==> design.v <==
`timescale 1ns/100ps
module mult_stage( input clock, reset, start, nuke, 
		   input [63:0] product_in, mplier_in, mcand_in,
		   output logic done,
		   output logic [63:0] product_out, mplier_out, mcand_out
		  );
	logic [63:0] prod_in_reg, partial_prod_reg;
	logic [63:0] partial_product, next_mplier, next_mcand;
	assign product_out = prod_in_reg + partial_prod_reg;
	assign partial_product = mplier_in[7:0] * mcand_in;
	assign next_mplier = {8'b0,mplier_in[63:8]};
	assign next_mcand = {mcand_in[55:0],8'b0};
	always_ff @(posedge clock) begin
		prod_in_reg      <= product_in;
		partial_prod_reg <= partial_product;
		mplier_out       <= next_mplier;
		mcand_out        <= next_mcand;
	end
	always_ff @(posedge clock) begin
		if(reset)
			done <= 1'b0;
		else if(nuke)
			done <= 1'b0;
		else
			done <= start;
	end
endmodule
`timescale 1ns/100ps
module mult(	input clock, reset, nuke, 
		input [63:0] mcand, mplier,
		input start,
		output [63:0] product,
		output done
	   );
  	logic [63:0] mcand_out, mplier_out;
  	logic [(7*64)-1:0] internal_products, internal_mcands, internal_mpliers;
  	logic [6:0] internal_dones;
	mult_stage mstage [7:0]  (
		.clock(clock),
		.reset(reset),
		.nuke(nuke), 
		.product_in({internal_products,64'h0}),
		.mplier_in({internal_mpliers,mplier}),
		.mcand_in({internal_mcands,mcand}),
		.start({internal_dones,start}),
		.product_out({product,internal_products}),
		.mplier_out({mplier_out,internal_mpliers}),
		.mcand_out({mcand_out,internal_mcands}),
		.done({done,internal_dones})
	);
endmodule
==> run.sh <==
#!/bin/bash
# the make line also repeats each setting of config.mk as NAME=value (left out here)
make -C /OpenROAD-flow-scripts/flow DESIGN_CONFIG=/design/flow/config.mk WORK_HOME=/design/flow/orfs CLKGATE_MAP_FILE= finish
==> config.mk <==
export PLATFORM = sky130hd
export DESIGN_NAME = mult
export DESIGN_NICKNAME = mult
export VERILOG_FILES = /design/flow/design.v
export SDC_FILE = /design/flow/constraint.sdc
export NUM_CORES = 4
export LEC_CHECK = 0
export CAP_MARGIN = 20
export CELL_PAD_IN_SITES_GLOBAL_PLACEMENT = 1
export CORE_MARGIN = 8
export CORE_UTILIZATION = 44
export CTS_CLUSTER_SIZE = 25
export GPL_ROUTABILITY_DRIVEN = 0
export GPL_TIMING_DRIVEN = 1
export PLACE_DENSITY_LB_ADDON = 0.12
export SETUP_SLACK_MARGIN = 1.15
export SLEW_MARGIN = 15
==> constraint.sdc <==
create_clock -name core_clock -period 3.86 [get_ports {clock}]
set_input_delay 0.7720 -clock core_clock [delete_from_list [all_inputs] [get_ports {clock}]]
set_output_delay 0.7720 -clock core_clock [all_outputs]
set_load 0.01 [all_outputs]
==> results_dict.tcl, run 1 <==
# flow metrics
set metrics [dict create \
    grt_pass1_wl_um 400000 \
    cts-htree-levels 4 \
    synth_warnings 1 \
    ys_area_mm2 0.0942 \
    cp-endpoint "mstage[2].partial_prod_reg[59]$_DFF_P_" \
    wl_per_cell_um 17.8 \
    arrival_ns 6.09 \
    required_ns 4.58 \
    grt_max_degree 31 \
    coreArea_mm2 0.214 \
    xor_area_share_pct 4.93 \
    synth_top_cell_by_count "and2_1" \
    hold_viol 0 \
    antenna_found_initial 6 \
    routed_wl_um 250000 \
    place_area_mm2 0.111 \
    worstSetupPathType "flip-flop to flip-flop" \
    cts_buffers 139 \
    drt_pre_antenna_iters 6 \
    setup_tns_ns -183.21 \
    syn_inst 9442 \
    fin_nets 13300 \
    top_cell_area_share_pct 30.8 \
    worstRegToRegCells 25 \
    max_stage_delay_ns 0.53 \
    layout_setup_ws_ns -1.51 \
    final_area_mm2 0.121 \
    worstSetupEndpointType "flip-flop" \
    synth_seq_share_pct 25.3 \
    dieHeight_um 479 \
    clk-insertion-delay-late_ns 0.81 \
    r2r_end "mstage[2].partial_prod_reg[59]$_DFF_P_" \
    hold_ws_ns 0.290 \
    hold_buffers 0 \
    timing.final.crit_share_pct 139 \
    drt_iter0_drc 2442 \
    syn_area_mm2 0.0942 \
    maxSlewViolCount 0 \
    dp.cells 13600 \
    critPathLaunchType "flip-flop" \
    root_buffer "clkbuf_16" \
    cts_tree "done" \
    top_logic_kind "adder cells" \
    worstPathMaxFanout 6 \
    maxCapViolCount 0 \
    fin_util_pct 56.6 \
    num_rows 170 \
    dpl.hpwl_um 200000 \
    hold_path_startpoint "mcand[2]" \
    drtAntennaViolNets 0 \
    grt_usage_pct 21.7 \
    clkTransAtPathRegs_ns 0.06 \
    fin_cells 14100 \
    ys_sh_adder_pct 38.3 \
    ys_cells 9442 \
    fin_crit_ns 5.37 \
    numSynthFlops 1192 \
    synthTopCellsByCount "1505 x and2_1, 1447 x fa_1, 1262 x inv_1, 1192 x dfxtp_1, 768 x nand2_1" \
    yosysUniqueCellTypes 79 \
    vias_per_cell 4.89 \
    so.violations "setup timing" \
    num_vias 68700 \
    fmax_ghz 0.186 \
    overflow 0 \
    fp_util_pct 44.1 \
    syn_nets 11600 \
    drc 0 \
    clockBufferDepth 3 \
    worstHoldEndpoint "mstage[0].mcand_out[10]$_DFF_P_" \
    warning_count 29 \
    synth_area_per_cell_um2 9.97 \
    finalSetupViolations 208 \
    cp.depth 25 \
    rsz0062_at_grt "yes" \
    die-area_mm2 0.229 \
    max_slew_margin_pct 44.3 \
    cp_top_family "adder cells" \
    ys_sh_aoi_pct 8.33 \
    synth.mux.area_fraction_pct 0.0213 \
    ys.flop_type "dfxtp_1" \
    run_status "finished with violations" \
    area_delta_synth_final_pct 28.4 \
    crit_buf_inv 9 \
    die_w_um 479 \
    grt_pass1_vias 75900 \
    cp-startpoint "mstage[1].mplier_out[5]$_DFF_P_" \
    port_buffers 196 \
    crit_path_top_delay_cell "fa_2" \
    clock_skew_ns 0.0372 \
    r2r_slack_ns -1.51 \
    synth-simple-area-share_pct 16.6 \
    worst_slew_pin_slew_ns 0.829 \
    clock_sinks 1192 \
    io_pins 197 \
    largest_area_cell "fa_1" \
    hold_depth 2 \
    r2r_start "mstage[1].mplier_out[5]$_DFF_P_" \
    synthArstFlopShare_pct 0 \
    yosys-top-cells-area "fa_1 31%, dfxtp_1 25%, and2_1 10%, ha_1 7.6%, inv_1 5.0%" \
    cp_common_cell "buf_6" \
    edf_count 0 \
    min_path_type "primary input to flip-flop" \
]
through the flow:
stage               worst slack (ns)
global route                   -1.72
floorplan                      -1.55
detailed placement             -2.71
global placement               -2.67
finish                         -1.51
CTS                            -1.58
timing repair:
item / 4_1_cts / 5_1_grt
setup buffers: 135 / 67
cloned: 16 / 1
gates resized: 486 / 297
endpoints found under the setup margin: 369 / 390
pin swaps: 191 / 200
cell type report:
cell class	count	area, um2
fill	18800	92900
multi-input combinational	6699	67700
inverter	1262	4740
antenna	7	17.5
clock inverter	76	1140
clock buffer	176	3880
tap	2838	3550
timing repair buffer	1817	15800
sequential	1192	24000
per-layer routing:
layer	wire length [um]	GRT usage [%]	part of all wire [%]	up-vias
met5	0	0	0	-
met4	12200	9.53	4.9	0
met3	7210	2.60	2.9	469
met2	128000	40.0	51	1126
met1	103000	25.5	41	34200
li1	-	-	-	32900
==> inputs of run 2 (changes only) <==
Settings changed: ABC_AREA set to 0, CAP_MARGIN 20 to 40, CELL_PAD_IN_SITES_GLOBAL_PLACEMENT 1 to unset, CORE_ASPECT_RATIO set to 1.63, CORE_MARGIN 8 to 2, CORE_UTILIZATION 44 to 72, CTS_CLUSTER_DIAMETER set to 222, CTS_CLUSTER_SIZE 25 to 90, GPL_ROUTABILITY_DRIVEN 0 to unset, PLACE_DENSITY set to 0.35, PLACE_DENSITY_LB_ADDON 0.12 to unset, SETUP_SLACK_MARGIN 1.15 to unset, SLEW_MARGIN 15 to 20.
Clock period 3.86 ns to 4.03 ns, I/O delays scaled along.
==> run 2 against run 1 <==
The run now fails in global routing. Die size decreased by 42%. Area after synthesis unchanged. Synthesized cell count did not move.
==> results_dict.tcl, run 2 <==
# yosys + openroad results
set metrics [dict create \
    ys_sh_adder_pct 38.3 \
    xor_area_share_pct 4.93 \
    synth_top_cell_by_count "and2_1" \
    failing_step "global routing" \
    die-area_mm2 0.134 \
    largest_area_cell "fa_1" \
    run_status "stopped before the end" \
    clock_sinks 1192 \
    numSynthFlops 1192 \
    io_pins 197 \
    cts-htree-levels 1 \
    num_rows 169 \
    synth_seq_share_pct 25.3 \
    synth.mux.area_fraction_pct 0.0213 \
    place_congestion 0.997 \
    synth-simple-area-share_pct 16.6 \
    ys.flop_type "dfxtp_1" \
    grt_usage_pct 59.9 \
    cts_buffers 17 \
    die_w_um 287 \
    dp.cells 12400 \
    dpl.hpwl_um 239000 \
    fp_util_pct 72.4 \
    top_logic_kind "adder cells" \
    syn_inst 9442 \
    yosysUniqueCellTypes 79 \
    hold_buffers 0 \
    clockBufferDepth 3 \
    synthTopCellsByCount "1505 x and2_1, 1447 x fa_1, 1262 x inv_1, 1192 x dfxtp_1, 768 x nand2_1" \
    overflow 7 \
    coreArea_mm2 0.130 \
    yosys-top-cells-area "fa_1 31%, dfxtp_1 25%, and2_1 10%, ha_1 7.6%, inv_1 5.0%" \
    ys_cells 9442 \
    synthArstFlopShare_pct 0 \
    synth_warnings 1 \
    ys_area_mm2 0.0942 \
    port_buffers 196 \
    edf_count 0 \
    root_buffer "clkbuf_16" \
    firstError "[ERROR GRT-0232] Routing congestion too high. Check the congestion heatmap in the GUI." \
    syn_nets 11600 \
    dieHeight_um 466 \
    synth_area_per_cell_um2 9.97 \
    syn_area_mm2 0.0942 \
    ys_sh_aoi_pct 8.33 \
    place_area_mm2 0.109 \
    top_cell_area_share_pct 30.8 \
]
==> run 2: repair_timing <==
action                                  4_1_cts
resized                                     765
pin swaps                                   350
gates cloned                                 20
setup buffers                               149
endpoints found under the setup margin      218
==> run 2: layer usage <==
metal | GRT overflow | GRT usage, %
met3 | 0 | 33.1
met2 | 4 | 88.8
met4 | 3 | 66.8
met5 | 0 | 7.61
met1 | 0 | 53.5
==> run 2: stage by stage <==
step,setup WS (ns)
after floorplan,-1.41
after global placement,-2.65
after detailed placement,-2.74
after CTS,-1.69
==> inputs of run 3 (changes only) <==
Settings changed: ABC_AREA 0 to unset, CAP_MARGIN 40 to 5, CORE_ASPECT_RATIO 1.63 to unset, CTS_CLUSTER_DIAMETER 222 to 234, CTS_CLUSTER_SIZE 90 to unset, GPL_TIMING_DRIVEN 1 to unset, PLACE_DENSITY 0.35 to unset, SETUP_SLACK_MARGIN set to 0.64, TNS_END_PERCENT set to 40.
Clock period 4.03 ns to 5.25 ns, I/O delays scaled along.
==> run 3 against run 2 <==
The layout now fails its checks (setup timing). Die size barely moved. Synthesized cell count unchanged. Area after synthesis unchanged.
==> results_dict.tcl, run 3 <==
# flow metrics
set metrics [dict create \
    synth.mux.area_fraction_pct 0.0213 \
    hold_buffers 0 \
    overflow 0 \
    clock_skew_ns 0.0790 \
    cp_common_cell "fa_1" \
    drtAntennaViolNets 0 \
    grt_pass1_vias 78000 \
    clock_sinks 1192 \
    root_buffer "clkbuf_16" \
    arrival_ns 6.27 \
    register_area_mm2 0.0240 \
    num_rows 132 \
    antenna_found_initial 5 \
    max_stage_delay_ns 0.57 \
    dp.cells 11900 \
    num_vias 72700 \
    maxSlewViolCount 0 \
    fp_util_pct 72.6 \
    grt_max_degree 33 \
    place_ws_ns -1.58 \
    cp-startpoint "mplier[2]" \
    largest_area_cell "fa_1" \
    numSynthFlops 1192 \
    xor_area_share_pct 4.93 \
    wl_per_cell_um 21.6 \
    ys_cells 9442 \
    required_ns 5.87 \
    synth_top_cell_by_count "and2_1" \
    cts_tree "done" \
    worstPathMaxFanout 7 \
    finalSetupViolations 52 \
    grt_usage_pct 38.5 \
    yosys-top-cells-area "fa_1 31%, dfxtp_1 25%, and2_1 10%, ha_1 7.6%, inv_1 5.0%" \
    dpl.hpwl_um 184000 \
    port_buffers 196 \
    run_status "finished with violations" \
    logic_area_mm2 0.0671 \
    routed_wl_um 266000 \
    grt_pass1_wl_um 402000 \
    die_w_um 366 \
    synthArstFlopShare_pct 0 \
    so.violations "setup timing" \
    fmax_ghz 0.177 \
    coreArea_mm2 0.130 \
    place_congestion 0.977 \
    clkTransAtPathRegs_ns 0.06 \
    crit_path_top_delay_cell "fa_1" \
    worstSetupEndpointType "flip-flop" \
    worstHoldEndpoint "mstage[1].mplier_out[25]$_DFF_P_" \
    cp_top_family "adder cells" \
    hold_depth 0 \
    maxCapViolCount 0 \
    fin_cells 12400 \
    max_slew_margin_pct 21.9 \
    worstRegToRegCells 22 \
    crit_buf_inv 4 \
    syn_area_mm2 0.0942 \
    r2r_slack_ns -0.36 \
    cts_buffers 117 \
    vias_per_cell 5.89 \
    yosysUniqueCellTypes 79 \
    top_cell_area_share_pct 30.8 \
    synth-simple-area-share_pct 16.6 \
    warning_count 32 \
    fillers 6327 \
    cts-htree-levels 3 \
    layout_setup_ws_ns -0.396 \
    worst_slew_pin_slew_ns 1.16 \
    cp.depth 20 \
    drt_iter0_drc 5852 \
    fin_crit_ns 5.65 \
    cp-endpoint "mstage[0].partial_prod_reg[54]$_DFF_P_" \
    top_logic_kind "adder cells" \
    hold_path_startpoint "mstage[0].mplier_out[33]$_DFF_P_" \
    dieHeight_um 366 \
    ys_area_mm2 0.0942 \
    drt_pre_antenna_iters 6 \
    synth_area_per_cell_um2 9.97 \
    rsz0062_at_grt "yes" \
    syn_nets 11600 \
    clk-insertion-delay-late_ns 0.79 \
    io_pins 197 \
    timing.final.crit_share_pct 108 \
    r2r_end "mstage[2].partial_prod_reg[62]$_DFF_P_" \
    clockBufferDepth 3 \
    area_delta_synth_final_pct 20.3 \
    worstSetupPathType "primary input to flip-flop" \
    edf_count 0 \
    syn_inst 9442 \
    synthTopCellsByCount "1505 x and2_1, 1447 x fa_1, 1262 x inv_1, 1192 x dfxtp_1, 768 x nand2_1" \
    die-area_mm2 0.134 \
    r2r_start "mstage[1].mplier_out[4]$_DFF_P_" \
    ys_sh_adder_pct 38.3 \
    drc 0 \
    fin_nets 12700 \
    synth_warnings 1 \
    hold_viol 0 \
    crit_chain "buf_6 -> buf_12 -> bufbuf_16 -> and2_4 -> fa_1 -> fa_1 -> fa_1 -> fa_1 -> ha_4 -> buf_4 -> a21oi_1 -> a211oi_4 -> a32oi_2 -> o21ai_2 -> nand3_1 -> nand2_2 -> o2111a_2 -> or3_4 -> a211oi_4 -> nor3_2" \
    ys_sh_aoi_pct 8.33 \
    min_path_type "flip-flop to flip-flop" \
    synth_seq_share_pct 25.3 \
    critPathLaunchType "primary input" \
    ys.flop_type "dfxtp_1" \
]
run 3: final cells by class:
type	instances	share of cell area, %
multi-input combinational	6699	59.2
tap	1742	1.92
sequential	1192	21.2
clock inverter	76	0.918
timing repair buffer	1232	9.82
antenna	5	0.0110
clock buffer	142	2.77
inverter	1262	4.18
run 3: per-layer routing:
layer  part of all wire [%]  global-route usage [%]  vias to the layer above
li1                       -                       -                    31700
met1                     34                    43.1                    36000
met2                     49                    66.9                     3793
met3                    7.8                    6.77                     1244
met4                    8.6                    26.5                        2
met5                 0.0056                       0                        -
run 3: timing repair:
action	CTS	global route
buffers inserted	119	76
gates cloned	13	5
setup endpoints to repair	170	174
gates resized	528	297
pin swaps	262	231
run 3: stage by stage:
step / area, um2 / hold slack, ns / setup TNS (ns) / util [%]
finish: 113000 / 0.293 / -8.10 / 87.4
global route: 113000 / 0.300 / -15.75 / 87.4
CTS: 111000 / 0.303 / -2.65 / 85.9
detailed placement: 104000 / 0.312 / -62.65 / 80.3
global placement: 104000 / 0.310 / -56.90 / 80.3
floorplan: 94900 / 0.309 / -4.74 / -
==> inputs of run 4 (changes only) <==
Settings changed: CAP_MARGIN 5 to 20, CORE_UTILIZATION 72 to 10, CTS_CLUSTER_DIAMETER 234 to unset, SETUP_SLACK_MARGIN 0.64 to unset, TNS_END_PERCENT 40 to unset.
Clock period 5.25 ns to 7.32 ns, I/O delays scaled along.
==> run 4 against run 3 <==
Now clean on timing, DRC and antenna. Sequential share of layout area fell by 0.61 points. Die size went up to 7.1 times the previous value. Area after synthesis unchanged. Clock skew rose by 0.025 ns. Sequential cell count did not move. Wire length fell by 0.71%. Critical endpoint is now mstage[0].partial_prod_reg[59]$_DFF_P_. Highest routed layer unchanged.
==> results_dict.tcl, run 4 <==
# flow metrics
set metrics [dict create \
    ys_cells 9442 \
    dieHeight_um 974 \
    worstPathMaxFanout 39 \
    cts_tree "done" \
    crit_chain "clkdlybuf4s50_1 -> buf_12 -> buf_4 -> and2_1 -> fa_1 -> fa_1 -> fa_1 -> inv_1 -> fa_1 -> inv_1 -> ha_1 -> a21o_1 -> a21o_1 -> a21oi_1 -> o22ai_1 -> nor2_1 -> o221ai_1 -> o21ai_0 -> nand2_1 -> a221o_1 -> a21boi_0 -> xnor2_1" \
    synthTopCellsByCount "1505 x and2_1, 1447 x fa_1, 1262 x inv_1, 1192 x dfxtp_1, 768 x nand2_1" \
    worst_slew_pin_slew_ns 1.11 \
    port_buffers 196 \
    synth_top_cell_by_count "and2_1" \
    ys_sh_adder_pct 38.3 \
    critPathLaunchType "primary input" \
    clock_sinks 1192 \
    cp-startpoint "mplier[2]" \
    synthArstFlopShare_pct 0 \
    place_area_mm2 0.112 \
    wl_per_cell_um 11.9 \
    fp_util_pct 10.0 \
    area_delta_synth_final_pct 23.1 \
    synth_area_per_cell_um2 9.97 \
    clk-insertion-delay-late_ns 0.90 \
    dpl.hpwl_um 213000 \
    min_path_type "flip-flop to flip-flop" \
    r2r_slack_ns 0.80 \
    coreArea_mm2 0.939 \
    numSynthFlops 1192 \
    required_ns 8.11 \
    cp-endpoint "mstage[0].partial_prod_reg[59]$_DFF_P_" \
    antenna_found_initial 49 \
    arrival_ns 7.40 \
    cts-htree-levels 3 \
    dp.cells 22000 \
    vias_per_cell 2.92 \
    synth-simple-area-share_pct 16.6 \
    maxSlewViolCount 0 \
    finalSetupViolations 0 \
    rsz0062_at_grt "no" \
    clock_skew_ns 0.104 \
    routed_wl_um 264000 \
    worstSetupEndpointType "flip-flop" \
    synth_warnings 1 \
    synth_seq_share_pct 25.3 \
    cp.depth 22 \
    r2r_end "mstage[1].partial_prod_reg[63]$_DFF_P_" \
    die-area_mm2 0.949 \
    top_cell_area_share_pct 30.8 \
    hold_path_startpoint "mstage[0].mplier_out[42]$_DFF_P_" \
    warning_count 27 \
    grt_pass1_wl_um 412000 \
    max_stage_delay_ns 0.51 \
    hold_viol 0 \
    ys_area_mm2 0.0942 \
    edf_count 0 \
    syn_inst 9442 \
    xor_area_share_pct 4.93 \
    cp_top_family "adder cells" \
    r2r_start "mstage[0].mplier_out[2]$_DFF_P_" \
    cp_common_cell "fa_1" \
    place_congestion 0.847 \
    top_logic_kind "adder cells" \
    synth.mux.area_fraction_pct 0.0213 \
    max_slew_margin_pct 25.7 \
    yosysUniqueCellTypes 79 \
    largest_area_cell "fa_1" \
    final_area_mm2 0.116 \
    worstHoldEndpoint "mstage[1].mplier_out[34]$_DFF_P_" \
    cts_buffers 117 \
    drt_pre_antenna_iters 6 \
    timing.final.crit_share_pct 90.2 \
    drt_iter0_drc 4449 \
    num_rows 356 \
    crit_buf_inv 5 \
    drc 0 \
    drtAntennaViolNets 0 \
    grt_max_degree 40 \
    hold_buffers 0 \
    cts_setup_buffers 0 \
    syn_area_mm2 0.0942 \
    grt_usage_pct 5.49 \
    fin_cells 22300 \
    overflow 0 \
    grt_pass1_vias 68900 \
    worstRegToRegCells 18 \
    num_vias 65100 \
    fillers 107000 \
    ys.flop_type "dfxtp_1" \
    io_pins 197 \
    fin_util_pct 12.3 \
    syn_nets 11600 \
    crit_path_top_delay_cell "clkdlybuf4s50_1" \
    hold_depth 0 \
    yosys-top-cells-area "fa_1 31%, dfxtp_1 25%, and2_1 10%, ha_1 7.6%, inv_1 5.0%" \
    clockBufferDepth 4 \
    ys_sh_aoi_pct 8.33 \
    hold_ws_ns 0.303 \
    run_status "complete, no violations" \
    fin_crit_ns 6.60 \
    maxCapViolCount 0 \
    clkTransAtPathRegs_ns 0.07 \
    worstSetupPathType "primary input to flip-flop" \
    fmax_ghz 0.151 \
    cts_resized 0 \
    fin_nets 11800 \
    root_buffer "clkbuf_16" \
    die_w_um 974 \
]
[run 4: area by class of cell]
cell class                 count  area [um2]  share of cell area [%]
clock buffer                 136        3110                    2.68
antenna                       21        52.6                  0.0453
timing repair buffer         349        3190                    2.75
tap                        12500       15700                    13.5
multi-input combinational   6699       64300                    55.4
sequential                  1192       23900                    20.6
clock inverter                77        1020                   0.881
inverter                    1262        4740                    4.09
[run 4: metal layers]
metal,share of wire (%),vias to the layer above,track usage [%]
met5,0.0083,-,0
met4,1.8,4,0.927
met3,7.4,279,1.09
met2,39,1977,7.81
met1,52,32900,8.49
li1,-,29900,-
[run 4: stage by stage]
step / TNS [ns] / setup WS [ns]
global placement: -0.518 / -0.139
detailed placement: -0.211 / -0.0611
finish: 0 / 0.716
floorplan: 0 / 0.772
global route: 0 / 0.429
CTS: 0 / 0.835
==> inputs of run 5 (changes only) <==
Settings changed: ABC_AREA set to 1, CAP_MARGIN 20 to 35, CORE_ASPECT_RATIO set to 1.0, CORE_UTILIZATION 10 to 70, CTS_CLUSTER_DIAMETER set to 210, CTS_CLUSTER_SIZE set to 16, GPL_TIMING_DRIVEN set to 1, HOLD_SLACK_MARGIN set to 0.29, PLACE_DENSITY_LB_ADDON set to 0.28, SETUP_SLACK_MARGIN set to 1.04.
Clock period 7.32 ns to 3.88 ns, I/O delays scaled along.
==> run 5 against run 4 <==
Die size decreased by 83%. Synthesized cell count increased by 64%. Area after synthesis increased by 18%. The run now fails in global routing.
==> results_dict.tcl, run 5 <==
# yosys + openroad results
set metrics [dict create \
    run_status "stopped before the end" \
    failing_step "global routing" \
    firstError "[ERROR GRT-0116] Global routing finished with congestion. Check the congestion regions in the DRC Viewer." \
    syn_nets 17700 \
    ys.flop_type "dfxtp_1" \
    yosysUniqueCellTypes 47 \
    root_buffer "clkbuf_16" \
    io_pins 197 \
    synth_top_cell_by_count "nand2_1" \
    place_congestion 1.09 \
    synth.mux.area_fraction_pct 0 \
    synth_seq_share_pct 21.5 \
    die_w_um 403 \
    num_rows 146 \
    synth_warnings 1 \
    grt_usage_pct 62.1 \
    edf_count 0 \
    die-area_mm2 0.162 \
    ys_area_mm2 0.111 \
    dpl.hpwl_um 332000 \
    ys_cells 15500 \
    overflow 7 \
    dieHeight_um 403 \
    yosys-top-cells-area "fa_1 26%, dfxtp_1 21%, nand2_1 17%, inv_1 14%, ha_1 6.4%" \
    xor_area_share_pct 2.50 \
    fp_util_pct 70.4 \
    syn_inst 15500 \
    syn_area_mm2 0.111 \
    top_cell_area_share_pct 26.0 \
    synthTopCellsByCount "5005 x nand2_1, 4052 x inv_1, 1447 x fa_1, 1192 x dfxtp_1, 714 x nor2_1" \
    synthArstFlopShare_pct 0 \
    cts_buffers 84 \
    coreArea_mm2 0.158 \
    synth_area_per_cell_um2 7.17 \
    port_buffers 196 \
    ys_sh_aoi_pct 4.10 \
    top_logic_kind "adder cells" \
    largest_area_cell "fa_1" \
    clockBufferDepth 3 \
    synth-simple-area-share_pct 23.6 \
    ys_sh_adder_pct 32.4 \
    clock_sinks 1192 \
    numSynthFlops 1192 \
    cts-htree-levels 3 \
]
## run 5: stage by stage
stage / cells / setup TNS, ns / instance area (um2) / setup WS [ns] / utilization, %
2_1_floorplan: 15500 / -23.06 / 116000 / -0.550 / -
3_3_place_gp: 18600 / -119.56 / 129000 / -1.24 / 81.5
3_5_place_dp: 18600 / -140.46 / 129000 / -1.34 / 81.5
4_1_cts: 18800 / -95.72 / 134000 / -0.667 / 84.5
## run 5: what timing repair did
item / in CTS
hold buffers: 1
endpoints found under the hold margin: 1
setup endpoints to repair: 265
pin swaps: 171
gates resized: 479
gates cloned: 11
buffers inserted: 63
## run 5: routing by layer
metal  overflow  global-route usage, %
met4          4                   61.2
met2          0                   83.4
met5          0                   8.77
met1          0                   65.4
met3          3                   37.1
==> inputs of run 6 (changes only) <==
Settings changed: ABC_AREA 1 to 0, CORE_ASPECT_RATIO 1.0 to 0.91, CORE_UTILIZATION 70 to 72, CTS_CLUSTER_DIAMETER 210 to 364, HOLD_SLACK_MARGIN 0.29 to unset, PLACE_DENSITY set to 0.77, PLACE_DENSITY_LB_ADDON 0.28 to unset, SETUP_SLACK_MARGIN 1.04 to -0.47.
Clock period 3.88 ns to 4.87 ns, I/O delays scaled along.
==> run 6 against run 5 <==
Now fails the layout checks on setup timing. Area after synthesis shrank 15%. Die size shrank 18%. Synthesized cell count shrank 39%.
==> results_dict.tcl, run 6 <==
# flow metrics
set metrics [dict create \
    syn_nets 11600 \
    top_logic_kind "adder cells" \
    cp-endpoint "mstage[2].partial_prod_reg[62]$_DFF_P_" \
    area_delta_synth_final_pct 16.9 \
    place_area_mm2 0.106 \
    ys_area_mm2 0.0942 \
    synth_seq_share_pct 25.3 \
    required_ns 5.49 \
    coreArea_mm2 0.130 \
    largest_area_cell "fa_1" \
    worstSetupPathType "flip-flop to flip-flop" \
    r2r_slack_ns -0.86 \
    port_buffers 196 \
    place_congestion 0.959 \
    syn_area_mm2 0.0942 \
    cp-startpoint "mstage[1].mplier_out[2]$_DFF_P_" \
    grt_pass1_vias 75000 \
    drc 0 \
    clockBufferDepth 3 \
    syn_inst 9442 \
    crit_buf_inv 3 \
    fin_crit_ns 5.73 \
    cts_tree "done" \
    ys_sh_aoi_pct 8.33 \
    root_buffer "clkbuf_16" \
    drtAntennaViolNets 0 \
    maxSlewViolCount 0 \
    fin_nets 12700 \
    worstHoldEndpoint "mstage[1].prod_in_reg[63]$_DFF_P_" \
    cts-htree-levels 3 \
    yosysUniqueCellTypes 79 \
    hold_viol 0 \
    arrival_ns 6.35 \
    ys_cells 9442 \
    ys.flop_type "dfxtp_1" \
    yosys-top-cells-area "fa_1 31%, dfxtp_1 25%, and2_1 10%, ha_1 7.6%, inv_1 5.0%" \
    timing.final.crit_share_pct 118 \
    run_status "finished with violations" \
    maxCapViolCount 0 \
    overflow 0 \
    fin_util_pct 84.8 \
    synth.mux.area_fraction_pct 0.0213 \
    die_w_um 383 \
    vias_per_cell 5.70 \
    so.violations "setup timing" \
    io_pins 197 \
    drt_iter0_drc 4716 \
    num_rows 126 \
    r2r_start "mstage[1].mplier_out[2]$_DFF_P_" \
    fillers 7184 \
    wl_per_cell_um 19.5 \
    hold_path_startpoint "mstage[0].partial_prod_reg[63]$_DFF_P_" \
    crit_chain "buf_12 -> buf_4 -> and2_1 -> fa_1 -> fa_1 -> ha_1 -> fa_1 -> ha_1 -> a211oi_1 -> nor3_4 -> nand4bb_4 -> a21oi_4 -> a21oi_2 -> o211ai_1 -> buf_4 -> a21o_1 -> a31oi_2 -> a221o_1 -> a221oi_2 -> xnor2_1" \
    edf_count 0 \
    cp_common_cell "fa_1" \
    worst_slew_pin_slew_ns 0.813 \
    die-area_mm2 0.134 \
    top_cell_area_share_pct 30.8 \
    synth_warnings 1 \
    routed_wl_um 240000 \
    clk-insertion-delay-late_ns 0.73 \
    clkTransAtPathRegs_ns 0.09 \
    fp_util_pct 72.6 \
    num_vias 70100 \
    warning_count 33 \
    max_stage_delay_ns 0.70 \
    layout_setup_ws_ns -0.857 \
    grt_usage_pct 35.8 \
    min_path_type "flip-flop to flip-flop" \
    hold_ws_ns 0.312 \
    grt_pass1_wl_um 380000 \
    numSynthFlops 1192 \
    r2r_end "mstage[2].partial_prod_reg[62]$_DFF_P_" \
    cts_buffers 84 \
    critPathLaunchType "flip-flop" \
    hold_depth 0 \
    fmax_ghz 0.175 \
    synthArstFlopShare_pct 0 \
    cp.depth 20 \
    dieHeight_um 349 \
    clock_skew_ns 0.0455 \
    grt_max_degree 36 \
    logic_area_mm2 0.0659 \
    worstSetupEndpointType "flip-flop" \
    worstRegToRegCells 20 \
    ys_sh_adder_pct 38.3 \
    final_area_mm2 0.110 \
    synthTopCellsByCount "1505 x and2_1, 1447 x fa_1, 1262 x inv_1, 1192 x dfxtp_1, 768 x nand2_1" \
    antenna_found_initial 0 \
    cp_top_family "AND-OR/OR-AND gates" \
    synth_area_per_cell_um2 9.97 \
    xor_area_share_pct 4.93 \
    clock_sinks 1192 \
    crit_path_top_delay_cell "a211oi_1" \
    drt_pre_antenna_iters 5 \
    place_ws_ns -1.80 \
    synth_top_cell_by_count "and2_1" \
    synth-simple-area-share_pct 16.6 \
    worstPathMaxFanout 21 \
    register_area_mm2 0.0239 \
    finalSetupViolations 109 \
    max_slew_margin_pct 45.2 \
    dpl.hpwl_um 187000 \
    rsz0062_at_grt "yes" \
]
[run 6: area by class of cell]
cell class	instances	area share (%)
antenna	4	0.00909
clock buffer	87	1.98
clock inverter	5	0.0989
inverter	1262	4.30
multi-input combinational	6699	59.8
sequential	1192	21.7
tap	1728	1.96
timing repair buffer	1308	10.1
[run 6: timing repair]
action	CTS	global route
pin swaps	109	174
cloned	8	5
gates resized	208	293
hold buffers	0	0
setup buffers	35	62
endpoints found under the setup margin	88	85
[run 6: stage by stage]
| step | setup TNS [ns] | std cells |
|---|---|---|
| finish | -31.99 | 12300 |
| global route | -49.49 | 12300 |
| CTS | -35.13 | 12300 |
| detailed placement | -120.38 | 12100 |
| global placement | -105.20 | 12100 |
| floorplan | -21.32 | 9442 |
[run 6: routing by layer]
layer  track usage, %  vias to the layer above  share of wire, %  wire length (um)
met5                0                        -                 0                 0
met4             17.6                        0               5.5             13200
met3             5.13                      690               6.6             15900
met2             61.9                     2842                49            118000
met1             44.0                    34800                39             92500
li1                 -                    31700                 -                 -
==> inputs of run 7 (changes only) <==
Settings changed: ABC_AREA 0 to unset, CAP_MARGIN 35 to 20, CORE_ASPECT_RATIO 0.91 to unset, CTS_CLUSTER_DIAMETER 364 to 380, CTS_CLUSTER_SIZE 16 to 100, GPL_TIMING_DRIVEN 1 to unset, PLACE_DENSITY 0.77 to 0.38, SETUP_SLACK_MARGIN -0.47 to 0.28.
Clock period 4.87 ns to 2.33 ns, I/O delays scaled along.
==> run 7 against run 6 <==
The flow now stops in global routing. Area after synthesis unchanged. Synthesized cell count unchanged. Die size about the same.
==> results_dict.tcl, run 7 <==
# yosys + openroad results
set metrics [dict create \
    syn_area_mm2 0.0942 \
    port_buffers 196 \
    synth_seq_share_pct 25.3 \
    xor_area_share_pct 4.93 \
    edf_count 0 \
    clock_sinks 1192 \
    synthTopCellsByCount "1505 x and2_1, 1447 x fa_1, 1262 x inv_1, 1192 x dfxtp_1, 768 x nand2_1" \
    syn_inst 9442 \
    coreArea_mm2 0.130 \
    synth-simple-area-share_pct 16.6 \
    ys_sh_aoi_pct 8.33 \
    root_buffer "clkbuf_16" \
    top_cell_area_share_pct 30.8 \
    die_w_um 366 \
    clockBufferDepth 3 \
    io_pins 197 \
    grt_usage_pct 59.5 \
    dpl.hpwl_um 227000 \
    dieHeight_um 366 \
    ys_cells 9442 \
    fp_util_pct 72.6 \
    ys.flop_type "dfxtp_1" \
    synth_area_per_cell_um2 9.97 \
    firstError "[ERROR GRT-0232] Routing congestion too high. Check the congestion heatmap in the GUI." \
    syn_nets 11600 \
    synthArstFlopShare_pct 0 \
    overflow 6 \
    die-area_mm2 0.134 \
    synth.mux.area_fraction_pct 0.0213 \
    place_area_mm2 0.114 \
    cts_buffers 15 \
    place_congestion 0.981 \
    ys_area_mm2 0.0942 \
    synth_top_cell_by_count "and2_1" \
    ys_sh_adder_pct 38.3 \
    num_rows 132 \
    cts-htree-levels 1 \
    run_status "stopped before the end" \
    dp.cells 12900 \
    top_logic_kind "adder cells" \
    yosysUniqueCellTypes 79 \
    numSynthFlops 1192 \
    yosys-top-cells-area "fa_1 31%, dfxtp_1 25%, and2_1 10%, ha_1 7.6%, inv_1 5.0%" \
    synth_warnings 1 \
    largest_area_cell "fa_1" \
    failing_step "global routing" \
]
-- run 7: timing repair --
item | CTS
setup buffers | 135
hold endpoints to repair | 3
gates cloned | 12
pin swaps | 285
setup endpoints to repair | 490
hold buffers | 3
gates resized | 581
-- run 7: per-layer routing --
layer  GRT overflow  GRT usage, %
met1              0          59.1
met2              1          83.3
met3              4          36.8
met4              1          53.8
met5              0          24.5
-- run 7: stage by stage --
| stage | util, % | worst slack, ns | TNS (ns) | hold WS, ns |
|---|---|---|---|---|
| 3_3_place_gp | 87.6 | -3.86 | -662.91 | 0.310 |
| 4_1_cts | 90.4 | -3.18 | -630.49 | 0.0314 |
| 2_1_floorplan | - | -2.78 | -463.47 | 0.309 |
| 3_5_place_dp | 87.6 | -4.02 | -715.16 | 0.312 |
==> inputs of run 8 (changes only) <==
Settings changed: ABC_AREA set to 1, CELL_PAD_IN_SITES_GLOBAL_PLACEMENT set to 1, CORE_UTILIZATION 72 to 40, CTS_CLUSTER_DIAMETER 380 to unset, CTS_CLUSTER_SIZE 100 to 69, GPL_ROUTABILITY_DRIVEN set to 0, HOLD_SLACK_MARGIN set to 0.07, PLACE_DENSITY 0.38 to 0.79, SETUP_SLACK_MARGIN 0.28 to unset, TNS_END_PERCENT set to 95.
Clock period 2.33 ns to 4.24 ns, I/O delays scaled along.
==> run 8 against run 7 <==
Now fails the layout checks on setup timing. Area after synthesis rose by 18%. Die size rose by 110%. Synthesized cell count rose by 64%.
==> results_dict.tcl, run 8 <==
# flow metrics
set metrics [dict create \
    fmax_ghz 0.215 \
    synth_area_per_cell_um2 7.17 \
    rsz0062_at_grt "yes" \
    synthArstFlopShare_pct 0 \
    ys.flop_type "dfxtp_1" \
    die-area_mm2 0.282 \
    area_delta_synth_final_pct 25.3 \
    ys_area_mm2 0.111 \
    top_cell_area_share_pct 26.0 \
    vias_per_cell 4.71 \
    ys_cells 15500 \
    ys_sh_adder_pct 32.4 \
    dieHeight_um 531 \
    synth.mux.area_fraction_pct 0 \
    critPathLaunchType "flip-flop" \
    fp_util_pct 40.2 \
    hold_viol 0 \
    antenna_found_initial 38 \
    run_status "finished with violations" \
    drc 0 \
    cp-endpoint "mstage[1].partial_prod_reg[55]$_DFF_P_" \
    r2r_start "mstage[0].mplier_out[3]$_DFF_P_" \
    die_w_um 531 \
    yosys-top-cells-area "fa_1 26%, dfxtp_1 21%, nand2_1 17%, inv_1 14%, ha_1 6.4%" \
    worstSetupEndpointType "flip-flop" \
    num_rows 193 \
    warning_count 29 \
    grt_usage_pct 26.8 \
    grt_pass1_wl_um 580000 \
    required_ns 4.95 \
    arrival_ns 5.35 \
    num_vias 97200 \
    wl_per_cell_um 18.6 \
    syn_nets 17700 \
    cts_buffers 145 \
    grt_max_degree 42 \
    maxCapViolCount 0 \
    worst_slew_pin_slew_ns 0.649 \
    cts-htree-levels 4 \
    worstRegToRegCells 23 \
    dpl.hpwl_um 314000 \
    maxSlewViolCount 0 \
    largest_area_cell "fa_1" \
    drtAntennaViolNets 0 \
    clkTransAtPathRegs_ns 0.06 \
    crit_buf_inv 8 \
    synth_warnings 1 \
    clk-insertion-delay-late_ns 0.88 \
    cp_top_family "adder cells" \
    grt_pass1_vias 98400 \
    numSynthFlops 1192 \
    coreArea_mm2 0.276 \
    crit_chain "buf_12 -> buf_12 -> nand2_4 -> inv_2 -> fa_1 -> fa_1 -> fa_1 -> inv_2 -> fa_1 -> inv_2 -> ha_4 -> buf_12 -> nand2_8 -> inv_2 -> nand2_2 -> nand2_4 -> a21oi_4 -> buf_6 -> o21bai_1 -> nand2_1 -> nand3_1 -> nand2_1 -> nand2_2" \
    hold_path_startpoint "mstage[5].prod_in_reg[18]$_DFF_P_" \
    cp-startpoint "mstage[0].mplier_out[3]$_DFF_P_" \
    worstPathMaxFanout 6 \
    layout_setup_ws_ns -0.404 \
    cts_tree "done" \
    io_pins 197 \
    ys_sh_aoi_pct 4.10 \
    so.violations "setup timing" \
    fin_crit_ns 4.64 \
    finalSetupViolations 169 \
    edf_count 0 \
    drt_iter0_drc 6809 \
    port_buffers 196 \
    busiest_layer "met2" \
    crit_path_top_delay_cell "fa_1" \
    root_buffer "clkbuf_16" \
    setup_tns_ns -26.21 \
    routed_wl_um 383000 \
    cp.depth 23 \
    r2r_end "mstage[1].partial_prod_reg[55]$_DFF_P_" \
    worstSetupPathType "flip-flop to flip-flop" \
    xor_area_share_pct 2.50 \
    clockBufferDepth 4 \
    overflow 0 \
    drt_pre_antenna_iters 6 \
    synth_top_cell_by_count "nand2_1" \
    max_stage_delay_ns 0.56 \
    syn_area_mm2 0.111 \
    min_path_type "flip-flop to flip-flop" \
    fin_nets 18900 \
    synth-simple-area-share_pct 23.6 \
    synthTopCellsByCount "5005 x nand2_1, 4052 x inv_1, 1447 x fa_1, 1192 x dfxtp_1, 714 x nor2_1" \
    top_logic_kind "adder cells" \
    grtUsageMet1_pct 32.7 \
    r2r_slack_ns -0.40 \
    syn_inst 15500 \
    fin_util_pct 50.4 \
    clock_sinks 1192 \
    worstHoldEndpoint "mstage[6].prod_in_reg[18]$_DFF_P_" \
    timing.final.crit_share_pct 110 \
    yosysUniqueCellTypes 47 \
    hold_buffers 0 \
    max_slew_margin_pct 56.3 \
    synth_seq_share_pct 21.5 \
    hold_depth 0 \
    globalRouteMet2Util_pct 45.1 \
    clock_skew_ns 0.0991 \
    grt.met3_usage_pct 3.05 \
]
-- run 8: what timing repair did --
| action | 4_1_cts | 5_1_grt |
|---|---|---|
| setup buffers | 39 | 33 |
| endpoints found under the setup margin | 178 | 220 |
| pin swaps | 160 | 165 |
| resized | 664 | 377 |
| cloned | 9 | 13 |
-- run 8: area by class of cell --
| type | instances | area (um2) |
|---|---|---|
| fill | 26800 | 137000 |
| multi-input combinational | 9740 | 74800 |
| sequential | 1192 | 23900 |
| timing repair buffer | 1601 | 15500 |
| inverter | 4058 | 15200 |
| tap | 3705 | 4640 |
| clock buffer | 169 | 3920 |
| clock inverter | 92 | 1220 |
| antenna | 70 | 175 |
-- run 8: stage by stage --
step	setup WS, ns	std cells	hold WS [ns]	cell area (um2)
after floorplan	-0.262	15500	0.310	113000
after global placement	-1.19	20200	0.310	129000
after detailed placement	-1.19	20200	0.312	129000
after CTS	-0.333	20500	0.290	137000
after global routing	-0.545	20600	0.305	139000
final	-0.404	20600	0.293	139000
-- run 8: routing by layer --
layer,vias to the layer above,share of wire [%]
li1,47200,-
met1,45900,40
met2,3173,47
met3,857,5.8
met4,6,7.3
met5,-,0.010
==> inputs of run 9 (changes only) <==
Settings changed: ABC_AREA 1 to unset, CAP_MARGIN 20 to 5, CELL_PAD_IN_SITES_GLOBAL_PLACEMENT 1 to unset, CORE_UTILIZATION 40 to 70, CTS_CLUSTER_SIZE 69 to unset, GPL_ROUTABILITY_DRIVEN 0 to unset, HOLD_SLACK_MARGIN 0.07 to -0.09, PLACE_DENSITY 0.79 to unset, SETUP_SLACK_MARGIN set to 0.35, TNS_END_PERCENT 95 to unset.
Clock period 4.24 ns to 3.95 ns, I/O delays scaled along.
==> run 9 against run 8 <==
The layout still fails its checks (setup timing). Maximum frequency down 19%. Worst hold slack better by 0.026 ns. Wire length down 27%. Highest routed layer unchanged. Via count down 23%. Critical path type unchanged.
==> results_dict.tcl, run 9 <==
# flow metrics
set metrics [dict create \
    run_status "finished with violations" \
    so.violations "setup timing" \
    numSynthFlops 1192 \
    synthTopCellsByCount "1505 x and2_1, 1447 x fa_1, 1262 x inv_1, 1192 x dfxtp_1, 768 x nand2_1" \
    fin_crit_ns 5.75 \
    die_w_um 371 \
    clock_sinks 1192 \
    clock_skew_ns 0.0749 \
    drt_iter0_drc 5480 \
    drt_pre_antenna_iters 7 \
    fillers 6222 \
    syn_inst 9442 \
    cp_top_family "adder cells" \
    hold_ws_ns 0.320 \
    grt_usage_pct 38.7 \
    dieHeight_um 371 \
    coreArea_mm2 0.133 \
    worstHoldEndpoint "mstage[1].prod_in_reg[37]$_DFF_P_" \
    yosysUniqueCellTypes 79 \
    r2r_start "mstage[0].mplier_out[4]$_DFF_P_" \
    min_path_type "flip-flop to flip-flop" \
    hold_depth 0 \
    routed_wl_um 280000 \
    synthArstFlopShare_pct 0 \
    xor_area_share_pct 4.93 \
    cts-htree-levels 3 \
    worstSetupPathType "flip-flop to flip-flop" \
    register_area_mm2 0.0240 \
    r2r_slack_ns -1.80 \
    arrival_ns 6.42 \
    warning_count 32 \
    r2r_end "mstage[1].partial_prod_reg[52]$_DFF_P_" \
    cts_tree "done" \
    largest_area_cell "fa_1" \
    synth_top_cell_by_count "and2_1" \
    grt_pass1_vias 80000 \
    overflow 0 \
    port_buffers 196 \
    yosys-top-cells-area "fa_1 31%, dfxtp_1 25%, and2_1 10%, ha_1 7.6%, inv_1 5.0%" \
    drc 0 \
    cp-endpoint "mstage[1].partial_prod_reg[52]$_DFF_P_" \
    top_logic_kind "adder cells" \
    antenna_found_initial 14 \
    worstRegToRegCells 21 \
    top_cell_area_share_pct 30.8 \
    ys_sh_aoi_pct 8.33 \
    maxCapViolCount 0 \
    cp-startpoint "mstage[0].mplier_out[4]$_DFF_P_" \
    synth-simple-area-share_pct 16.6 \
    max_stage_delay_ns 0.69 \
    clockBufferDepth 3 \
    io_pins 197 \
    drtAntennaViolNets 0 \
    ys_area_mm2 0.0942 \
    hold_path_startpoint "mstage[0].partial_prod_reg[37]$_DFF_P_" \
    num_vias 75200 \
    syn_nets 11600 \
    clkTransAtPathRegs_ns 0.07 \
    die-area_mm2 0.137 \
    dp.cells 12500 \
    hold_viol 0 \
    vias_per_cell 5.84 \
    maxSlewViolCount 0 \
    crit_chain "buf_6 -> buf_6 -> clkbuf_16 -> and2_4 -> fa_1 -> fa_1 -> fa_1 -> fa_1 -> ha_4 -> a21o_1 -> a21o_1 -> a21oi_2 -> o31ai_4 -> nor3_2 -> a211o_4 -> buf_6 -> a21boi_4 -> o41a_1 -> a21o_1 -> a21oi_2 -> xnor2_1" \
    timing.final.crit_share_pct 146 \
    wl_per_cell_um 21.8 \
    synth.mux.area_fraction_pct 0.0213 \
    cts_buffers 120 \
    num_rows 134 \
    ys.flop_type "dfxtp_1" \
    hold_buffers 0 \
    worstSetupEndpointType "flip-flop" \
    finalSetupViolations 222 \
    grt_pass1_wl_um 417000 \
    final_area_mm2 0.118 \
    synth_area_per_cell_um2 9.97 \
    synth_seq_share_pct 25.3 \
    cp_common_cell "fa_1" \
    required_ns 4.63 \
    cp.depth 21 \
    fp_util_pct 70.6 \
    ys_cells 9442 \
    dpl.hpwl_um 198000 \
    place_congestion 0.946 \
    worst_slew_pin_slew_ns 1.14 \
    area_delta_synth_final_pct 25.1 \
    edf_count 0 \
    layout_setup_ws_ns -1.80 \
    logic_area_mm2 0.0676 \
    worstPathMaxFanout 6 \
    crit_buf_inv 4 \
    crit_path_top_delay_cell "fa_1" \
    ys_sh_adder_pct 38.3 \
    clk-insertion-delay-late_ns 0.80 \
    fmax_ghz 0.174 \
    setup_tns_ns -201.69 \
    synth_warnings 1 \
    grt_max_degree 32 \
    max_slew_margin_pct 23.3 \
    rsz0062_at_grt "yes" \
    syn_area_mm2 0.0942 \
    fin_nets 13200 \
    fin_cells 12900 \
    root_buffer "clkbuf_16" \
    place_area_mm2 0.109 \
    critPathLaunchType "flip-flop" \
]
run 9: final cells by class:
type | instances | share of cell area, %
clock buffer | 154 | 2.83
timing repair buffer | 1729 | 12.6
tap | 1768 | 1.88
antenna | 8 | 0.0170
sequential | 1192 | 20.4
multi-input combinational | 6699 | 57.4
clock inverter | 70 | 0.938
inverter | 1262 | 4.02
run 9: through the flow:
step / util (%) / worst slack [ns]
2_1_floorplan: - / -1.47
3_3_place_gp: 81.7 / -2.51
3_5_place_dp: 81.7 / -2.63
4_1_cts: 86.8 / -1.39
5_1_grt: 88.3 / -1.83
6_report: 88.3 / -1.80
run 9: per-layer routing:
metal,track usage (%),up-vias,routed length (um)
li1,-,32700,-
met1,43.6,37100,96500
met2,68.1,3895,139000
met3,6.15,1405,20500
met4,25.0,16,24100
met5,0,-,120
run 9: what timing repair did:
action	CTS	global route
hold endpoints to repair	0	0
endpoints found under the setup margin	256	279
pin swaps	248	245
cloned	3	4
buffers inserted	110	75
resized	466	301
==> inputs of run 10 (changes only) <==
Settings changed: ABC_AREA set to 1, CAP_MARGIN 5 to 20, CORE_UTILIZATION 70 to 72, CTS_CLUSTER_DIAMETER set to 383, CTS_CLUSTER_SIZE set to 98, HOLD_SLACK_MARGIN -0.09 to unset, SETUP_SLACK_MARGIN 0.35 to unset, TNS_END_PERCENT set to 5.
Clock period 3.95 ns to 3.72 ns, I/O delays scaled along.
==> run 10 against run 9 <==
The flow now stops in global routing. Synthesized cell count is 64% higher. Area after synthesis rose by 18%. Die size grew 15%.
==> results_dict.tcl, run 10 <==
# yosys + openroad results
set metrics [dict create \
    overflow 189 \
    dpl.hpwl_um 318000 \
    cts_buffers 16 \
    top_cell_area_share_pct 26.0 \
    ys_area_mm2 0.111 \
    yosysUniqueCellTypes 47 \
    synth.mux.area_fraction_pct 0 \
    synth_top_cell_by_count "nand2_1" \
    failing_step "global routing" \
    syn_nets 17700 \
    edf_count 0 \
    hold_buffers 0 \
    die-area_mm2 0.158 \
    top_logic_kind "adder cells" \
    root_buffer "clkbuf_16" \
    largest_area_cell "fa_1" \
    syn_area_mm2 0.111 \
    clock_sinks 1192 \
    io_pins 197 \
    ys.flop_type "dfxtp_1" \
    run_status "stopped before the end" \
    port_buffers 196 \
    ys_sh_aoi_pct 4.10 \
    synth-simple-area-share_pct 23.6 \
    coreArea_mm2 0.154 \
    synth_area_per_cell_um2 7.17 \
    dieHeight_um 397 \
    yosys-top-cells-area "fa_1 26%, dfxtp_1 21%, nand2_1 17%, inv_1 14%, ha_1 6.4%" \
    fp_util_pct 72.4 \
    ys_cells 15500 \
    synth_warnings 1 \
    synth_seq_share_pct 21.5 \
    firstError "[ERROR GRT-0232] Routing congestion too high. Check the congestion heatmap in the GUI." \
    place_congestion 1.11 \
    synthArstFlopShare_pct 0 \
    die_w_um 397 \
    numSynthFlops 1192 \
    clockBufferDepth 3 \
    xor_area_share_pct 2.50 \
    syn_inst 15500 \
    cts-htree-levels 1 \
    synthTopCellsByCount "5005 x nand2_1, 4052 x inv_1, 1447 x fa_1, 1192 x dfxtp_1, 714 x nor2_1" \
    ys_sh_adder_pct 32.4 \
    num_rows 144 \
    grt_usage_pct 65.3 \
]
run 10: through the flow:
stage          instances  setup TNS, ns  instance area, um2  util [%]  setup WS [ns]
2_1_floorplan      15500         -86.50              112000         -         -0.684
3_3_place_gp       18600        -169.77              126000      81.7          -1.41
3_5_place_dp       18600        -191.25              126000      81.7          -1.56
4_1_cts            18600        -123.88              128000      83.4         -0.895
run 10: repair_timing:
item,4_1_cts
pin swaps,52
gates resized,480
setup buffers,15
gates cloned,1
endpoints found under the hold margin,0
setup endpoints to repair,234
run 10: routing by layer:
layer  global-route usage (%)  overflow
met4                     60.8        76
met1                     68.2         2
met2                     85.2       108
met3                     43.8         3
met5                     19.0         0
==> inputs of run 11 (changes only) <==
Settings changed: ABC_AREA 1 to 0, CAP_MARGIN 20 to 30, CELL_PAD_IN_SITES_DETAIL_PLACEMENT set to 2, CORE_MARGIN 2 to 3, CORE_UTILIZATION 72 to 24, CTS_CLUSTER_DIAMETER 383 to 332, CTS_CLUSTER_SIZE 98 to unset, MAX_ROUTING_LAYER set to met4, MIN_ROUTING_LAYER set to met1, SETUP_SLACK_MARGIN set to 1.28, SLEW_MARGIN 20 to 30, TNS_END_PERCENT 5 to 90.
Clock period 3.72 ns to 5.2 ns, I/O delays scaled along.
==> run 11 against run 10 <==
The flow again stops in global routing. Area after synthesis shrank 15%. Die size grew to 2.5 times the previous value. Synthesized cell count shrank 39%.
==> results_dict.tcl, run 11 <==
# yosys + openroad results
set metrics [dict create \
    ys_sh_adder_pct 38.3 \
    synth_top_cell_by_count "and2_1" \
    die-area_mm2 0.400 \
    ys_area_mm2 0.0942 \
    die_w_um 632 \
    synthArstFlopShare_pct 0 \
    num_rows 229 \
    clock_sinks 1192 \
    cts_buffers 145 \
    place_congestion 0.882 \
    synthTopCellsByCount "1505 x and2_1, 1447 x fa_1, 1262 x inv_1, 1192 x dfxtp_1, 768 x nand2_1" \
    place_area_mm2 0.110 \
    synth_area_per_cell_um2 9.97 \
    largest_area_cell "fa_1" \
    syn_inst 9442 \
    coreArea_mm2 0.390 \
    top_cell_area_share_pct 30.8 \
    ys.flop_type "dfxtp_1" \
    yosysUniqueCellTypes 79 \
    edf_count 0 \
    xor_area_share_pct 4.93 \
    fp_util_pct 24.1 \
    port_buffers 196 \
    syn_area_mm2 0.0942 \
    synth-simple-area-share_pct 16.6 \
    synth_seq_share_pct 25.3 \
    synth.mux.area_fraction_pct 0.0213 \
    ys_sh_aoi_pct 8.33 \
    numSynthFlops 1192 \
    overflow 712 \
    root_buffer "clkbuf_16" \
    yosys-top-cells-area "fa_1 31%, dfxtp_1 25%, and2_1 10%, ha_1 7.6%, inv_1 5.0%" \
    top_logic_kind "adder cells" \
    syn_nets 11600 \
    run_status "stopped before the end" \
    synth_warnings 1 \
    firstError "[ERROR GRT-0232] Routing congestion too high. Check the congestion heatmap in the GUI." \
    clockBufferDepth 4 \
    failing_step "global routing" \
    dieHeight_um 632 \
    ys_cells 9442 \
    io_pins 197 \
    grt_usage_pct 51.8 \
    cts-htree-levels 4 \
    dpl.hpwl_um 339000 \
]
## run 11: routing by layer
layer	track usage, %	overflow
met3	43.0	57
met5	-	-
met4	47.0	283
met2	60.8	346
met1	51.7	26
## run 11: per-stage QoR
stage	setup slack (ns)	instances	TNS (ns)	utilization, %	hold WS (ns)
after floorplan	-0.473	9442	-5.57	-	0.309
after global placement	-1.55	15500	-65.56	28.2	0.310
after detailed placement	-2.14	15500	-128.79	28.2	0.313
after CTS	-0.622	16000	-25.62	31.2	0.317
## run 11: what timing repair did
item	in CTS
endpoints found under the setup margin	274
setup buffers	209
cloned	6
hold buffers	0
pin swaps	458
endpoints found under the hold margin	0
resized	1216
==> inputs of run 12 (changes only) <==
Settings changed: ABC_AREA 0 to 1, CAP_MARGIN 30 to 20, CELL_PAD_IN_SITES_DETAIL_PLACEMENT 2 to unset, CORE_MARGIN 3 to 2, CORE_UTILIZATION 24 to 72, CTS_CLUSTER_DIAMETER 332 to 389, MAX_ROUTING_LAYER met4 to unset, MIN_ROUTING_LAYER met1 to unset, SETUP_SLACK_MARGIN 1.28 to unset, SLEW_MARGIN 30 to 20, TNS_END_PERCENT 90 to 5.
Clock period 5.2 ns to 3.7 ns, I/O delays scaled along.
==> run 12 against run 11 <==
The run again fails in global routing. Die size fell by 61%. Synthesized cell count rose by 64%. Area after synthesis rose by 18%.
==> results_dict.tcl, run 12 <==
# yosys + openroad results
set metrics [dict create \
    synthTopCellsByCount "5005 x nand2_1, 4052 x inv_1, 1447 x fa_1, 1192 x dfxtp_1, 714 x nor2_1" \
    port_buffers 196 \
    synth_top_cell_by_count "nand2_1" \
    ys_sh_adder_pct 32.4 \
    top_logic_kind "adder cells" \
    synth_area_per_cell_um2 7.17 \
    failing_step "global routing" \
    die_w_um 397 \
    clockBufferDepth 3 \
    overflow 9 \
    yosysUniqueCellTypes 47 \
    cts_buffers 131 \
    ys_sh_aoi_pct 4.10 \
    grt_usage_pct 65.2 \
    synthArstFlopShare_pct 0 \
    syn_inst 15500 \
    place_congestion 1.12 \
    io_pins 197 \
    root_buffer "clkbuf_16" \
    synth_warnings 1 \
    yosys-top-cells-area "fa_1 26%, dfxtp_1 21%, nand2_1 17%, inv_1 14%, ha_1 6.4%" \
    syn_nets 17700 \
    cts-htree-levels 4 \
    ys_cells 15500 \
    dpl.hpwl_um 318000 \
    ys.flop_type "dfxtp_1" \
    largest_area_cell "fa_1" \
    run_status "stopped before the end" \
    edf_count 0 \
    synth_seq_share_pct 21.5 \
    synth-simple-area-share_pct 23.6 \
    coreArea_mm2 0.154 \
    firstError "[ERROR GRT-0116] Global routing finished with congestion. Check the congestion regions in the DRC Viewer." \
    numSynthFlops 1192 \
    num_rows 144 \
    fp_util_pct 72.4 \
    clock_sinks 1192 \
    die-area_mm2 0.158 \
    xor_area_share_pct 2.50 \
    ys_area_mm2 0.111 \
    place_area_mm2 0.126 \
    top_cell_area_share_pct 26.0 \
    synth.mux.area_fraction_pct 0 \
    syn_area_mm2 0.111 \
    dieHeight_um 397 \
]
==> run 12: repair_timing <==
item / CTS
resized: 530
hold endpoints to repair: 0
pin swaps: 105
setup buffers: 26
hold buffers: 0
setup endpoints to repair: 236
gates cloned: 8
==> run 12: per-layer routing <==
metal  GRT overflow  track usage [%]
met1              0             66.1
met2              3             86.0
met3              1             43.3
met4              5             64.1
met5              0             20.1
==> run 12: stage by stage <==
stage | hold WS, ns | setup slack (ns) | cells
after floorplan | 0.310 | -0.700 | 15500
after global placement | 0.310 | -1.36 | 18600
after detailed placement | 0.312 | -1.50 | 18600
after CTS | 0.293 | -0.860 | 18800
==> inputs of run 13 (changes only) <==
Settings changed: CORE_UTILIZATION 72 to 40, CTS_CLUSTER_DIAMETER 389 to unset, CTS_CLUSTER_SIZE set to 69, GPL_ROUTABILITY_DRIVEN set to 0, PLACE_DENSITY set to 0.79, TNS_END_PERCENT 5 to unset.
Clock period 3.7 ns to 9.21 ns, I/O delays scaled along.
==> run 13 against run 12 <==
The run now finishes clean. Area after synthesis stayed put. Die size is 79% higher. Synthesized cell count stayed put.
==> results_dict.tcl, run 13 <==
# flow metrics
set metrics [dict create \
    hold_buffers 0 \
    synth_top_cell_by_count "nand2_1" \
    cts-htree-levels 4 \
    synth_seq_share_pct 21.5 \
    rsz0062_at_grt "no" \
    fin_nets 17500 \
    root_buffer "clkbuf_16" \
    cp_top_family "adder cells" \
    cp.depth 20 \
    edf_count 0 \
    worstPathMaxFanout 32 \
    synth_area_per_cell_um2 7.17 \
    num_rows 193 \
    yosysUniqueCellTypes 47 \
    cts_setup_buffers 0 \
    drc 0 \
    cp-endpoint "mstage[0].partial_prod_reg[56]$_DFF_P_" \
    synth-simple-area-share_pct 23.6 \
    grtUsageMet1_pct 27.0 \
    max_stage_delay_ns 0.58 \
    routed_wl_um 320000 \
    area_delta_synth_final_pct 8.25 \
    hold_ws_ns 0.284 \
    grt_usage_pct 22.5 \
    clockBufferDepth 4 \
    maxCapViolCount 0 \
    overflow 0 \
    fmax_ghz 0.165 \
    worstRegToRegCells 15 \
    largest_area_cell "fa_1" \
    warning_count 26 \
    syn_nets 17700 \
    r2r_end "mstage[3].partial_prod_reg[62]$_DFF_P_" \
    io_pins 197 \
    syn_area_mm2 0.111 \
    synth.mux.area_fraction_pct 0 \
    place_ws_ns 2.49 \
    cts_tree "done" \
    dp.cells 18900 \
    fillers 26900 \
    grt_pass1_wl_um 508000 \
    fp_util_pct 40.2 \
    crit_buf_inv 6 \
    drtAntennaViolNets 0 \
    syn_inst 15500 \
    ys.flop_type "dfxtp_1" \
    port_buffers 196 \
    cp_common_cell "nand2_1" \
    hold_path_startpoint "mstage[2].prod_in_reg[11]$_DFF_P_" \
    fin_cells 19200 \
    globalRouteMet2Util_pct 36.5 \
    vias_per_cell 4.95 \
    ys_sh_adder_pct 32.4 \
    synthTopCellsByCount "5005 x nand2_1, 4052 x inv_1, 1447 x fa_1, 1192 x dfxtp_1, 714 x nor2_1" \
    layout_setup_ws_ns 3.13 \
    die_w_um 531 \
    worstHoldEndpoint "mstage[3].prod_in_reg[11]$_DFF_P_" \
    top_cell_area_share_pct 26.0 \
    cts_resized 0 \
    fin_crit_ns 6.08 \
    ys_cells 15500 \
    drt_pre_antenna_iters 10 \
    grt_max_degree 61 \
    clock_sinks 1192 \
    wl_per_cell_um 16.7 \
    grt_pass1_vias 96000 \
    timing.final.crit_share_pct 66.0 \
    maxSlewViolCount 0 \
    top_logic_kind "adder cells" \
    yosys-top-cells-area "fa_1 26%, dfxtp_1 21%, nand2_1 17%, inv_1 14%, ha_1 6.4%" \
    clkTransAtPathRegs_ns 0.06 \
    min_path_type "flip-flop to flip-flop" \
    required_ns 9.92 \
    crit_path_top_delay_cell "buf_2" \
    hold_viol 0 \
    worstSetupEndpointType "flip-flop" \
    r2r_slack_ns 4.03 \
    crit_chain "buf_2 -> buf_4 -> nand2_1 -> inv_1 -> fa_1 -> inv_1 -> fa_1 -> fa_1 -> inv_1 -> fa_1 -> ha_1 -> nand2_1 -> inv_1 -> nand2_1 -> nor3_1 -> nand2_1 -> nor3_1 -> nand2_1 -> nand4_1 -> nand2_1" \
    coreArea_mm2 0.276 \
    max_slew_margin_pct 26.2 \
    synth_warnings 1 \
    xor_area_share_pct 2.50 \
    cts_buffers 140 \
    busiest_layer "met2" \
    ys_area_mm2 0.111 \
    clock_skew_ns 0.0847 \
    die-area_mm2 0.282 \
    numSynthFlops 1192 \
    clk-insertion-delay-late_ns 0.86 \
    worst_slew_pin_slew_ns 1.11 \
    grt.met3_usage_pct 4.14 \
    hold_depth 0 \
    r2r_start "mstage[2].mplier_out[3]$_DFF_P_" \
    dpl.hpwl_um 257000 \
    run_status "complete, no violations" \
    cp-startpoint "mplier[3]" \
    antenna_found_initial 12 \
    finalSetupViolations 0 \
    dieHeight_um 531 \
    arrival_ns 6.79 \
    setup_tns_ns 0 \
    ys_sh_aoi_pct 4.10 \
    critPathLaunchType "primary input" \
    synthArstFlopShare_pct 0 \
    worstSetupPathType "primary input to flip-flop" \
    num_vias 95000 \
    drt_iter0_drc 9707 \
]
-- run 13: cell type report --
type	count	area, um2	area share (%)
diodes	3	7.51	0.00624
clock buffers	170	3840	3.19
clock inverters	73	865	0.718
inverters	4058	15200	12.7
multi-input cells	9740	69700	57.9
flip-flops and latches	1192	23900	19.8
well taps	3705	4640	3.85
repair buffers	234	2210	1.83
-- run 13: per-stage QoR --
step	instance area [um2]	utilization, %
after global placement	116000	41.8
after detailed placement	116000	41.8
after CTS	120000	43.5
after global routing	120000	43.5
final	120000	43.5
after floorplan	111000	-
-- run 13: metal layers --
layer / vias to the layer above / share of wire (%) / wire length [um]
met5: - / 0.0078 / 25
met4: 4 / 8.3 / 26500
met3: 1268 / 10 / 32300
met2: 5202 / 45 / 143000
met1: 44100 / 37 / 119000
li1: 44400 / - / -
